## DataAggregator
module DataAggregator(
           clk, reset, bit1, bit2, bit3, bit4, read_index_yaxis, read_index_xaxis,
           out_data_yaxis, out_data_xaxis, finished
       );
Size in the first run: about 190000 um^2 of cells after synthesis.
clock: 4.47 ns
lec_check: 0
abc_area: 1
cap_margin: 35
core_margin: 2
core_utilization: 72
cts_cluster_diameter: 396
cts_cluster_size: 17
hold_slack_margin: 0.29
place_density_lb_addon: 0.19
setup_slack_margin: 0.5
slew_margin: 20
run.sh (not shown) runs the stock make flow with config.mk's settings and CLKGATE_MAP_FILE=.
The baseline passed the timing, DRC and antenna checks.
Next try:
Settings changed: ABC_AREA 1 to default, CAP_MARGIN 35 to 20, CTS_CLUSTER_DIAMETER 396 to default, CTS_CLUSTER_SIZE 17 to 72, HOLD_SLACK_MARGIN 0.29 to default, PLACE_DENSITY_LB_ADDON 0.19 to 0.0, SETUP_SLACK_MARGIN 0.5 to 1.32.
After rerunning:
- Now the flow finished but fails on setup timing
- final cell count decreases by 29%
- setup slack is worse by 0.37 ns
- clock power increases by 37%
- synthesized cell count decreases by 38%
- maximum frequency decreases by 7.9%
- count of clock-buffer cells in the layout increases by 172
- die area increases by 1.3%
- cell area increases by 3.5%
- via count decreases by 28%
Next try:
Settings changed: CTS_CLUSTER_DIAMETER from default to 392, CTS_CLUSTER_SIZE 72 to 19, SETUP_SLACK_MARGIN 1.32 to 1.29, TNS_END_PERCENT from default to 5.
The new run reached the layout checks and failed them: setup timing.
Routed wire length drops by a few percent.
Register-to-register slack is worse by 0.06 ns.
Die area stays the same.
First-iteration DRC count decreases slightly.
Combinational power falls slightly.
Global-route usage decreases by 1.0 points.
Next try:
Settings changed: ABC_AREA from default to 1, CAP_MARGIN 20 to 35, CTS_CLUSTER_DIAMETER 392 to 396, CTS_CLUSTER_SIZE 19 to 17, HOLD_SLACK_MARGIN from default to 0.29, PLACE_DENSITY_LB_ADDON 0.0 to 0.19, SETUP_SLACK_MARGIN 1.29 to 0.56, TNS_END_PERCENT 5 to default.
Outcome: Now the flow completed with no timing, DRC or antenna violations. Routed wire length goes up by 19%. Worst setup slack gains 0.53 ns. Utilization increases by 1.4 points. Design area increases by 0.67%.
Next try:
Settings changed: ABC_AREA 1 to default, CAP_MARGIN 35 to 20, CTS_CLUSTER_DIAMETER 396 to 392, CTS_CLUSTER_SIZE 17 to default, HOLD_SLACK_MARGIN 0.29 to default, PLACE_DENSITY_LB_ADDON 0.19 to 0.0, SETUP_SLACK_MARGIN 0.56 to 1.29.
- The new run ran to the end with violations: setup timing
- worst setup slack gets worse by 0.48 ns
- via count came out lower by 28%
- design area came out higher by 2.9%
- critical path depth came out lower by 3
- non-clock buffer count came out lower by 37
- routed wire length came out lower by 14%
- sequential power hardly moves
- sequential share of layout area came out lower by 1.6 points
- total power came out higher by 11%
- utilization came out higher by 1.4 points
- die size came out higher by 1.3%
Next try:
Settings changed: ABC_AREA from default to 1, CAP_MARGIN 20 to 35, CTS_CLUSTER_DIAMETER 392 to default, CTS_CLUSTER_SIZE from default to 17, PLACE_DENSITY_LB_ADDON 0.0 to 0.19, SETUP_SLACK_MARGIN 1.29 to 0.56.
The changed run ran to the end with no violations.
Wire length rises by about a fifth.
Synthesized cell count rose by well over a third.
Critical path depth increases by 3.

========
Starting RTL as in the previous note.
Settings: LEC_CHECK=0, ABC_AREA=1, CAP_MARGIN=20, CORE_MARGIN=2, CORE_UTILIZATION=66, SETUP_SLACK_MARGIN=1.76, SLEW_MARGIN=20; clock period 6.81 ns.
Then changed:
- ABC_AREA: 1 -> not set
- CORE_UTILIZATION: 66 -> 17
- PLACE_DENSITY: not set -> 0.6
- SETUP_SLACK_MARGIN: 1.76 -> not set
- clock period: 6.81 -> 8.06 ns (I/O delays scaled with it)
After rerunning:
- The changed run completed with no timing, DRC or antenna violations
- cell count came out higher by 19%
- synthesized cell count came out lower by 38%
- hold slack gets worse by 0.026 ns
- wire length is lower by 11%
- die size rose to 3.9 times its value
- power shrinks by 17%
- count of clock-buffer cells in the layout is lower by 15

========
== the previous run ==
DataAggregator again, from the RTL that the note above started with.
make LEC_CHECK=0 ABC_AREA=0 CAP_MARGIN=30 CELL_PAD_IN_SITES_GLOBAL_PLACEMENT=3 CORE_ASPECT_RATIO=1.3 CORE_MARGIN=2 CORE_UTILIZATION=35 CTS_CLUSTER_SIZE=78 GPL_ROUTABILITY_DRIVEN=1 MAX_ROUTING_LAYER=met4 PLACE_DENSITY_LB_ADDON=0.26 SETUP_SLACK_MARGIN=1.28 SLEW_MARGIN=15 finish   # period 6.86 ns
Input changes introduced in the current run (baseline for comparison: the previous run):
==> flow/config.mk <==
export PLATFORM = sky130hd
export DESIGN_NAME = DataAggregator
export DESIGN_NICKNAME = DataAggregator
export VERILOG_FILES = /design/flow/design.v
export SDC_FILE = /design/flow/constraint.sdc
export NUM_CORES = 4
export LEC_CHECK = 0
export CAP_MARGIN = 40
export CELL_PAD_IN_SITES_GLOBAL_PLACEMENT = 0
export CORE_ASPECT_RATIO = 1.3
export CORE_MARGIN = 2
export CORE_UTILIZATION = 72
export CTS_CLUSTER_SIZE = 18
export GPL_ROUTABILITY_DRIVEN = 1
export HOLD_SLACK_MARGIN = -0.03
export PLACE_DENSITY = 0.79
export SLEW_MARGIN = 20
==> flow/constraint.sdc <==
create_clock -name core_clock -period 4.47 [get_ports {clk}]
set_input_delay 0.8940 -clock core_clock [delete_from_list [all_inputs] [get_ports {clk}]]
set_output_delay 0.8940 -clock core_clock [all_outputs]
set_load 0.01 [all_outputs]
Notes after the runs:
Topmost layer with routed signal wires: met4 -> the previous run, met5 -> the current run. The current run vs the previous run: vertical die size down. Summary of the current run over the previous run: overall power of the completed layout shows an increase of about 46%; relative area change from synthesis to final layout moved down; maximum VDD drop now sits higher. The current run: complete, dirty (negative setup slack). Summary of the current run over the previous run: met1 track demand over resource in global routing rose 22 points, sequential power went up.

========
DataAggregator again, from the RTL that the note above started with.
## DataAggregator
module DataAggregator(
           clk, reset, bit1, bit2, bit3, bit4, read_index_yaxis, read_index_xaxis,
           out_data_yaxis, out_data_xaxis, finished
       );
==> flow/config.mk <==
export PLATFORM = sky130hd
export DESIGN_NAME = DataAggregator
export DESIGN_NICKNAME = DataAggregator
export VERILOG_FILES = /design/flow/design.v
export SDC_FILE = /design/flow/constraint.sdc
export NUM_CORES = 4
export LEC_CHECK = 0
export CAP_MARGIN = 20
export CORE_MARGIN = 2
export CORE_UTILIZATION = 66
export SETUP_SLACK_MARGIN = 1.72
export SLEW_MARGIN = 20
==> flow/constraint.sdc <==
create_clock -name core_clock -period 6.47 [get_ports {clk}]
set_input_delay 1.2940 -clock core_clock [delete_from_list [all_inputs] [get_ports {clk}]]
set_output_delay 1.2940 -clock core_clock [all_outputs]
set_load 0.01 [all_outputs]
Edit:
CORE_UTILIZATION = 40   (was 66)
CTS_CLUSTER_SIZE = 97   (was default)
HOLD_SLACK_MARGIN = 0.23   (was default)
MAX_ROUTING_LAYER = met4   (was default)
SETUP_SLACK_MARGIN = default   (was 1.72)
clock period = 10.0 ns   (was 6.47 ns; I/O delays follow)
Outcome: Final cell count went up by 14%; wire length went up by 2.2%; die size went up by 64%; utilization went down by 29 points; combinational power went down by 41%; sequential power went down by 35%; area after synthesis stays the same; non-clock buffer count went down by 277.
Edit:
CORE_UTILIZATION = 58   (was 40)
CTS_CLUSTER_SIZE = default   (was 97)
HOLD_SLACK_MARGIN = -0.08   (was 0.23)
MAX_ROUTING_LAYER = default   (was met4)
PLACE_DENSITY = 0.6   (was default)
SETUP_SLACK_MARGIN = 1.76   (was default)
TNS_END_PERCENT = 5   (was default)
clock period = 6.12 ns   (was 10.0 ns; I/O delays follow)
Synthesized area stays the same.
Via count came out higher by 1.7%.
Worst setup slack degrades by 1500 ps.
Critical path depth grows by 1.
Edit:
CORE_UTILIZATION = 72   (was 58)
HOLD_SLACK_MARGIN = default   (was -0.08)
PLACE_DENSITY = default   (was 0.6)
SETUP_SLACK_MARGIN = 1.29   (was 1.76)
TNS_END_PERCENT = default   (was 5)
clock period = 5.3 ns   (was 6.12 ns; I/O delays follow)
Result: The changed run completed with no timing, DRC or antenna violations; worst hold slack is better by 9.3 ps; critical path depth is higher by 3; combinational power increases by about a fifth; routed wire length came out lower by a few percent; die size went down by about a fifth.

========
The RTL this note starts from:
==> flow/design.v <==
module DataAggregator(
           clk, reset, bit1, bit2, bit3, bit4, read_index_yaxis, read_index_xaxis,
           out_data_yaxis, out_data_xaxis, finished
       );
localparam MODE_WAIT_START = 0;
localparam MODE_WAIT_CHANNEL = 1;
localparam MODE_WAIT_DATA = 2;
localparam MODE_ASSIGN_DATA = 3;
input clk, reset;
input bit1, bit2, bit3, bit4;  
input [6:0] read_index_yaxis, read_index_xaxis;
output [15:0] out_data_yaxis;  
output [15:0] out_data_xaxis;  
output finished;
reg [15:0] data_yaxis [0:127];
reg [15:0] data_xaxis [0:127];
reg [15:0] bit1_data_buffer, bit2_data_buffer, bit3_data_buffer, bit4_data_buffer;
reg [3:0] bit1_data_buffer_index, bit2_data_buffer_index, bit3_data_buffer_index, bit4_data_buffer_index;
reg [4:0] data_index_yaxis1, data_index_yaxis2, data_index_yaxis3, data_index_yaxis4;
reg [4:0] data_index_xaxis1, data_index_xaxis2, data_index_xaxis3, data_index_xaxis4;
reg data_yaxis1_valid, data_yaxis2_valid, data_yaxis3_valid, data_yaxis4_valid;
reg data_xaxis1_valid, data_xaxis2_valid, data_xaxis3_valid, data_xaxis4_valid;
reg channel_bit1, channel_bit2, channel_bit3, channel_bit4;
reg [1:0] mode_bit1, mode_bit2, mode_bit3, mode_bit4;
wire data_yaxis_valid, data_xaxis_valid;
integer i;
always @(posedge clk) begin
    if (reset) begin
        for (i = 0; i < 128; i = i + 1) begin
            data_yaxis[i] <= 0;
            data_xaxis[i] <= 0;
        end
        bit1_data_buffer <= 0;
        bit2_data_buffer <= 0;
        bit3_data_buffer <= 0;
        bit4_data_buffer <= 0;
        bit1_data_buffer_index <= 0;
        bit2_data_buffer_index <= 0;
        bit3_data_buffer_index <= 0;
        bit4_data_buffer_index <= 0;
        data_index_yaxis1 <= 31;
        data_index_yaxis2 <= 31;
        data_index_yaxis3 <= 31;
        data_index_yaxis4 <= 31;
        data_index_xaxis1 <= 31;
        data_index_xaxis2 <= 31;
        data_index_xaxis3 <= 31;
        data_index_xaxis4 <= 31;
        data_yaxis1_valid <= 0;
        data_yaxis2_valid <= 0;
        data_yaxis3_valid <= 0;
        data_yaxis4_valid <= 0;
        data_xaxis1_valid <= 0;
        data_xaxis2_valid <= 0;
        data_xaxis3_valid <= 0;
        data_xaxis4_valid <= 0;
        channel_bit1 <= 0;
        channel_bit2 <= 0;
        channel_bit3 <= 0;
        channel_bit4 <= 0;
        mode_bit1 <= MODE_WAIT_START;
        mode_bit2 <= MODE_WAIT_START;
        mode_bit3 <= MODE_WAIT_START;
        mode_bit4 <= MODE_WAIT_START;
    end else begin
        if (mode_bit1 == MODE_WAIT_START) begin
            if (bit1) begin
                mode_bit1 <= MODE_WAIT_CHANNEL;
            end
        end else if (mode_bit1 == MODE_WAIT_CHANNEL) begin
            channel_bit1 <= bit1;
            mode_bit1 <= MODE_WAIT_DATA;
            bit1_data_buffer_index <= 15;
        end else if (mode_bit1 == MODE_WAIT_DATA) begin
            bit1_data_buffer[bit1_data_buffer_index] <= bit1;
            if (bit1_data_buffer_index >= 1) begin
                bit1_data_buffer_index <= bit1_data_buffer_index - 1;
            end else begin
                mode_bit1 <= MODE_ASSIGN_DATA;
            end
        end else if (mode_bit1 == MODE_ASSIGN_DATA) begin
            mode_bit1 <= MODE_WAIT_START;
            if (channel_bit1 == 0) begin  
                data_yaxis[data_index_yaxis1] <= bit1_data_buffer;
                if (data_index_yaxis1 >= 1) begin
                    data_index_yaxis1 <= data_index_yaxis1 - 1;
                    data_yaxis1_valid <= 0;
                end else begin
                    data_index_yaxis1 <= 31;
                    data_yaxis1_valid <= 1;
                end
            end else begin  
                data_yaxis[32 + data_index_yaxis2] <= bit1_data_buffer;
                if (data_index_yaxis2 >= 1) begin
                    data_index_yaxis2 <= data_index_yaxis2 - 1;
                    data_yaxis2_valid <= 0;
                end else begin
                    data_index_yaxis2 <= 31;
                    data_yaxis2_valid <= 1;
                end
            end
        end
        if (mode_bit2 == MODE_WAIT_START) begin
            if (bit2) begin
                mode_bit2 <= MODE_WAIT_CHANNEL;
            end
        end else if (mode_bit2 == MODE_WAIT_CHANNEL) begin
            channel_bit2 <= bit2;
            mode_bit2 <= MODE_WAIT_DATA;
            bit2_data_buffer_index <= 15;
        end else if (mode_bit2 == MODE_WAIT_DATA) begin
            bit2_data_buffer[bit2_data_buffer_index] <= bit2;
            if (bit2_data_buffer_index >= 1) begin
                bit2_data_buffer_index <= bit2_data_buffer_index - 1;
            end else begin
                mode_bit2 <= MODE_ASSIGN_DATA;
            end
        end else if (mode_bit2 == MODE_ASSIGN_DATA) begin
            mode_bit2 <= MODE_WAIT_START;
            if (channel_bit2 == 0) begin  
                data_yaxis[64 + data_index_yaxis3] <= bit2_data_buffer;
                if (data_index_yaxis3 >= 1) begin
                    data_index_yaxis3 <= data_index_yaxis3 - 1;
                    data_yaxis3_valid <= 0;
                end else begin
                    data_index_yaxis3 <= 31;
                    data_yaxis3_valid <= 1;
                end
            end else begin  
                data_yaxis[96 + data_index_yaxis4] <= bit2_data_buffer;
                if (data_index_yaxis4 >= 1) begin
                    data_index_yaxis4 <= data_index_yaxis4 - 1;
                    data_yaxis4_valid <= 0;
                end else begin
                    data_index_yaxis4 <= 31;
                    data_yaxis4_valid <= 1;
                end
            end
        end
        if (mode_bit3 == MODE_WAIT_START) begin
            if (bit3) begin
                mode_bit3 <= MODE_WAIT_CHANNEL;
            end
        end else if (mode_bit3 == MODE_WAIT_CHANNEL) begin
            channel_bit3 <= bit3;
            mode_bit3 <= MODE_WAIT_DATA;
            bit3_data_buffer_index <= 15;
        end else if (mode_bit3 == MODE_WAIT_DATA) begin
            bit3_data_buffer[bit3_data_buffer_index] <= bit3;
            if (bit3_data_buffer_index >= 1) begin
                bit3_data_buffer_index <= bit3_data_buffer_index - 1;
            end else begin
                mode_bit3 <= MODE_ASSIGN_DATA;
            end
        end else if (mode_bit3 == MODE_ASSIGN_DATA) begin
            mode_bit3 <= MODE_WAIT_START;
            if (channel_bit3 == 0) begin  
                data_xaxis[data_index_xaxis1] <= bit3_data_buffer;
                if (data_index_xaxis1 >= 1) begin
                    data_index_xaxis1 <= data_index_xaxis1 - 1;
                    data_xaxis1_valid <= 0;
                end else begin
                    data_index_xaxis1 <= 31;
                    data_xaxis1_valid <= 1;
                end
            end else begin  
                data_xaxis[32 + data_index_xaxis2] <= bit3_data_buffer;
                if (data_index_xaxis2 >= 1) begin
                    data_index_xaxis2 <= data_index_xaxis2 - 1;
                    data_xaxis2_valid <= 0;
                end else begin
                    data_index_xaxis2 <= 31;
                    data_xaxis2_valid <= 1;
                end
            end
        end
        if (mode_bit4 == MODE_WAIT_START) begin
            if (bit4) begin
                mode_bit4 <= MODE_WAIT_CHANNEL;
            end
        end else if (mode_bit4 == MODE_WAIT_CHANNEL) begin
            channel_bit4 <= bit4;
            mode_bit4 <= MODE_WAIT_DATA;
            bit4_data_buffer_index <= 15;
        end else if (mode_bit4 == MODE_WAIT_DATA) begin
            bit4_data_buffer[bit4_data_buffer_index] <= bit4;
            if (bit4_data_buffer_index >= 1) begin
                bit4_data_buffer_index <= bit4_data_buffer_index - 1;
            end else begin
                mode_bit4 <= MODE_ASSIGN_DATA;
            end
        end else if (mode_bit4 == MODE_ASSIGN_DATA) begin
            mode_bit4 <= MODE_WAIT_START;
            if (channel_bit4 == 0) begin  
                data_xaxis[64 + data_index_xaxis3] <= bit4_data_buffer;
                if (data_index_xaxis3 >= 1) begin
                    data_index_xaxis3 <= data_index_xaxis3 - 1;
                    data_xaxis3_valid <= 0;
                end else begin
                    data_index_xaxis3 <= 31;
                    data_xaxis3_valid <= 1;
                end
            end else begin  
                data_xaxis[96 + data_index_xaxis4] <= bit4_data_buffer;
                if (data_index_xaxis4 >= 1) begin
                    data_index_xaxis4 <= data_index_xaxis4 - 1;
                    data_xaxis4_valid <= 0;
                end else begin
                    data_index_xaxis4 <= 31;
                    data_xaxis4_valid <= 1;
                end
            end
        end
    end
end
assign out_data_yaxis = data_yaxis[read_index_yaxis];
assign out_data_xaxis = data_xaxis[read_index_xaxis];
assign data_yaxis_valid = (data_yaxis1_valid && data_yaxis2_valid && data_yaxis3_valid && data_yaxis4_valid);
assign data_xaxis_valid = (data_xaxis1_valid && data_xaxis2_valid && data_xaxis3_valid && data_xaxis4_valid);
assign finished = (data_yaxis_valid && data_xaxis_valid);
endmodule
clock: 6.17 ns
lec_check: 0
cap_margin: 20
core_aspect_ratio: 1.12
core_margin: 2
core_utilization: 47
cts_cluster_diameter: 104
gpl_routability_driven: 1
gpl_timing_driven: 1
place_density: 0.73
slew_margin: 20
The first run reached the layout checks and failed them: antenna violations.
Change:
- CAP_MARGIN: 20 -> 40
- CORE_ASPECT_RATIO: 1.12 -> not set
- CORE_UTILIZATION: 47 -> 72
- CTS_CLUSTER_DIAMETER: 104 -> not set
- CTS_CLUSTER_SIZE: not set -> 72
- GPL_ROUTABILITY_DRIVEN: 1 -> not set
- GPL_TIMING_DRIVEN: 1 -> not set
- PLACE_DENSITY: 0.73 -> not set
- PLACE_DENSITY_LB_ADDON: not set -> 0.29
- clock period: 6.17 -> 4.47 ns (I/O delays scaled with it)
=> The changed run completed and failed the layout checks on negative setup slack; non-clock buffer count goes up by 238; design area increases by 0.68%; combinational power goes up by about 50%; clock skew goes down by 100 ps.
Change:
- CAP_MARGIN: 40 -> 20
- CORE_UTILIZATION: 72 -> 45
- CTS_CLUSTER_SIZE: 72 -> not set
- PLACE_DENSITY: not set -> 0.6
- PLACE_DENSITY_LB_ADDON: 0.29 -> not set
- clock period: 4.47 -> 8.06 ns (I/O delays scaled with it)
=> With this change the flow went through all stages and came out clean. Area after synthesis is unchanged. Clock power falls by 44%. Global-route usage goes down by 14 points. Register-to-register slack gains 2600 ps. First-iteration DRC count fell by 37%.
Change:
- CORE_UTILIZATION: 45 -> 66
- PLACE_DENSITY: 0.6 -> not set
- SETUP_SLACK_MARGIN: not set -> -0.54
- clock period: 8.06 -> 7.2 ns (I/O delays scaled with it)
Sequential power went up by about 12%.
Utilization increases by 22 points.
Routed wire length shrinks by about 9%.
Final area falls by 1.2%.
Die size falls by 32%.
Power figures rest on the tool's default switching activity, not on a simulated workload.
